==> flow/design.v (excerpt) <==
module DiscriminantCalculator(
    input signed [31:0] SphereX,
    input signed [31:0] SphereY,
    input signed [31:0] SphereZ,
    input [31:0] SphereRadius,
    input signed [31:0] RayStartX,
    input signed [31:0] RayStartY,
    input signed [31:0] RayStartZ,
    input signed [31:0] RayDirX,
    input signed [31:0] RayDirY,
    input signed [31:0] RayDirZ,
    output signed [31:0] Discriminant,
    output signed [31:0] B_out,
    output QuickIntersects,
    input CLK,
    input aresetn,
    input InputValid,
    output InputReady,
    output OutputReady
    );
    parameter waiting = 2'b00;
    parameter reading = 2'b01;
    parameter process = 2'b10;
    parameter process2 = 2'b11;
    logic [1:0] nextState;
    logic [1:0] state;
    logic signed [31:0] dx;
    logic signed [31:0] dy;
    logic signed [31:0] dz;
    logic signed [31:0] discriminant;
    logic signed [31:0] A;
    logic signed [31:0] B;
    logic signed [31:0] C;
    logic signed [31:0] distX;
    logic signed [31:0] distY;
    logic signed [31:0] distZ;
    logic [31:0] sphereRadiusSquared;
    assign InputReady = (state == waiting);
    assign OutputReady = (state == process2);
    assign Discriminant = discriminant;
    assign B_out = B;
    assign QuickIntersects = (discriminant > 0);
    always_ff@(posedge CLK) begin
        if (aresetn == 1'b0) begin
            state <= waiting;
        end else begin
            state <= nextState;
        end
        if (nextState == reading) begin
            dx <= RayDirX;
            dy <= RayDirY;
            dz <= RayDirZ;
            distX <= RayStartX - SphereX;
            distY <= RayStartY - SphereY;
            distZ <= RayStartZ - SphereZ;
            sphereRadiusSquared <= SphereRadius * SphereRadius;
            A <= RayDirX * RayDirX + RayDirY * RayDirY + RayDirZ * RayDirZ;
        end else if (nextState == process) begin
            B <= (dx * distX + dy * distY + dz * distZ) << 1;
            C <= (distX * distX + distY * distY + distZ * distZ) - sphereRadiusSquared;
        end else if (nextState == process2) begin
            discriminant <= B * B - 4 * A * C;
        end         
    end
    always_comb begin
  ...
For scale: about 390 I/O pins, about 0.18 mm² of cells after synthesis.
clock: 6.61 ns
lec_check: 0
abc_area: 1
cap_margin: 20
core_aspect_ratio: 0.5
core_margin: 2
core_utilization: 72
cts_cluster_diameter: 376
cts_cluster_size: 98
hold_slack_margin: -0.1
place_density: 0.39
setup_slack_margin: -0.2
slew_margin: 20
tns_end_percent: 5
run.sh (not shown) runs the stock make flow with config.mk's settings and CLKGATE_MAP_FILE=.
The baseline stopped in 5_1_grt on ODB-0269.
Rerun with:
==> flow/config.mk (replaced) <==
export PLATFORM = sky130hd
export DESIGN_NAME = DiscriminantCalculator
export DESIGN_NICKNAME = DiscriminantCalculator
export VERILOG_FILES = /design/flow/design.v
export SDC_FILE = /design/flow/constraint.sdc
export NUM_CORES = 4
export LEC_CHECK = 0
export CAP_MARGIN = 20
export CORE_MARGIN = 2
export CORE_UTILIZATION = 40
export SLEW_MARGIN = 20
==> flow/constraint.sdc (replaced) <==
create_clock -name core_clock -period 10.5 [get_ports {CLK}]
set_input_delay 2.1000 -clock core_clock [delete_from_list [all_inputs] [get_ports {CLK}]]
set_output_delay 2.1000 -clock core_clock [all_outputs]
set_load 0.01 [all_outputs]
What happened: The new run went through all stages and came out clean. Synthesized cell count drops by about a fifth. Die area climbs by well over a third. Synthesized area drops by a few percent.
Rerun with:
--- a/flow/config.mk
+++ b/flow/config.mk
@@ -10 +10 @@
-export CORE_UTILIZATION = 40
+export CORE_UTILIZATION = 65
The changed run completed with no timing, DRC or antenna violations.
Utilization is higher by 26 points.
Setup slack gets worse by 0.044 ns.
Non-clock buffer count decreases by 4.

========
== wip/fjord ==
Starting RTL as in the previous note.
clock: 9.55 ns
lec_check: 0
cap_margin: 25
cell_pad_in_sites_global_placement: 1
core_aspect_ratio: 1.33
core_margin: 3
core_utilization: 68
cts_cluster_diameter: 166
cts_cluster_size: 17
gpl_routability_driven: 0
gpl_timing_driven: 1
max_routing_layer: met5
place_density_lb_addon: 0.24
setup_slack_margin: 2.46
slew_margin: 10
tns_end_percent: 30
wip/fjord reached the end of the flow, and the finished layout is clean on the timing, design-rule and antenna checks.
> inputs changed (wip/fjord -> wip/lagoon)
Settings: CAP_MARGIN now 20, was 25; SETUP_SLACK_MARGIN now -0.52, was 2.46; TNS_END_PERCENT no longer set, was 30; GPL_ROUTABILITY_DRIVEN no longer set, was 0; MAX_ROUTING_LAYER no longer set, was met5; CORE_ASPECT_RATIO no longer set, was 1.33; CORE_UTILIZATION now 72, was 68; SLEW_MARGIN now 20, was 10; CORE_MARGIN now 2, was 3; CELL_PAD_IN_SITES_GLOBAL_PLACEMENT no longer set, was 1; PLACE_DENSITY_LB_ADDON no longer set, was 0.24; PLACE_DENSITY now 0.67, previously not set; HOLD_SLACK_MARGIN now -0.07, previously not set; CTS_CLUSTER_SIZE no longer set, was 17; GPL_TIMING_DRIVEN no longer set, was 1; CTS_CLUSTER_DIAMETER no longer set, was 166; the clock period (ns, I/O delays scaled along) now 7.31, was 9.55.
- wip/lagoon and wip/fjord: one clean run, wip/fjord; the rest did not finish clean.
- wip/lagoon against wip/fjord: tally of filler cells in the layout lower, final period utilization higher, final worst-path setup slack lower, met3 capacity usage during global routing higher.
- Re first-pass GRT wire length: wip/lagoon is about 1.8% up on wip/fjord.
Relative to wip/lagoon, the following input files were edited for wip/sierra:
Settings: SETUP_SLACK_MARGIN now 3.21, was -0.52; TNS_END_PERCENT now 5, previously not set; ABC_AREA now 0, previously not set; HOLD_SLACK_MARGIN now -0.08, was -0.07; the clock period (ns, I/O delays scaled along) now 11.0, was 7.31.
## What came out
- wip/sierra was carried through to the last stage, and its layout satisfied the timing, design-rule and antenna checks.
- Delta (wip/sierra minus wip/lagoon): number of inserted diodes increased 3; smallest setup slack after layout increased 3.04 ns; period utilization decreased 36 points; worst endpoint required time increased 3.71 ns; setup fix buffers added after clock tree synthesis increased about 80%.
- Final setup skew, wip/lagoon and wip/sierra, lower one = wip/lagoon.
- Lower area growth from synthesis to layout was reported by wip/sierra, not wip/lagoon.
- Overall die area came out exactly the same in wip/lagoon and wip/sierra.
Inputs modified between wip/sierra and wip/xenon:
Settings: swapping -0.08 for 0.25 in HOLD_SLACK_MARGIN; clearing PLACE_DENSITY, which used to be 0.67; swapping 3.21 for -0.48 in SETUP_SLACK_MARGIN; clearing TNS_END_PERCENT, which used to be 5; clearing ABC_AREA, which used to be 0; swapping 11.0 for 7.01 in the clock period (ns, I/O delays scaled along).
==> comparison <==
wip/xenon had finished all stages when the layout checks came back failing, citing negative setup slack.
Summary of wip/xenon over wip/sierra: area occupied by registers has remained practically unchanged, sequential share of layout area down 0.43 points, initial antenna violation count higher.
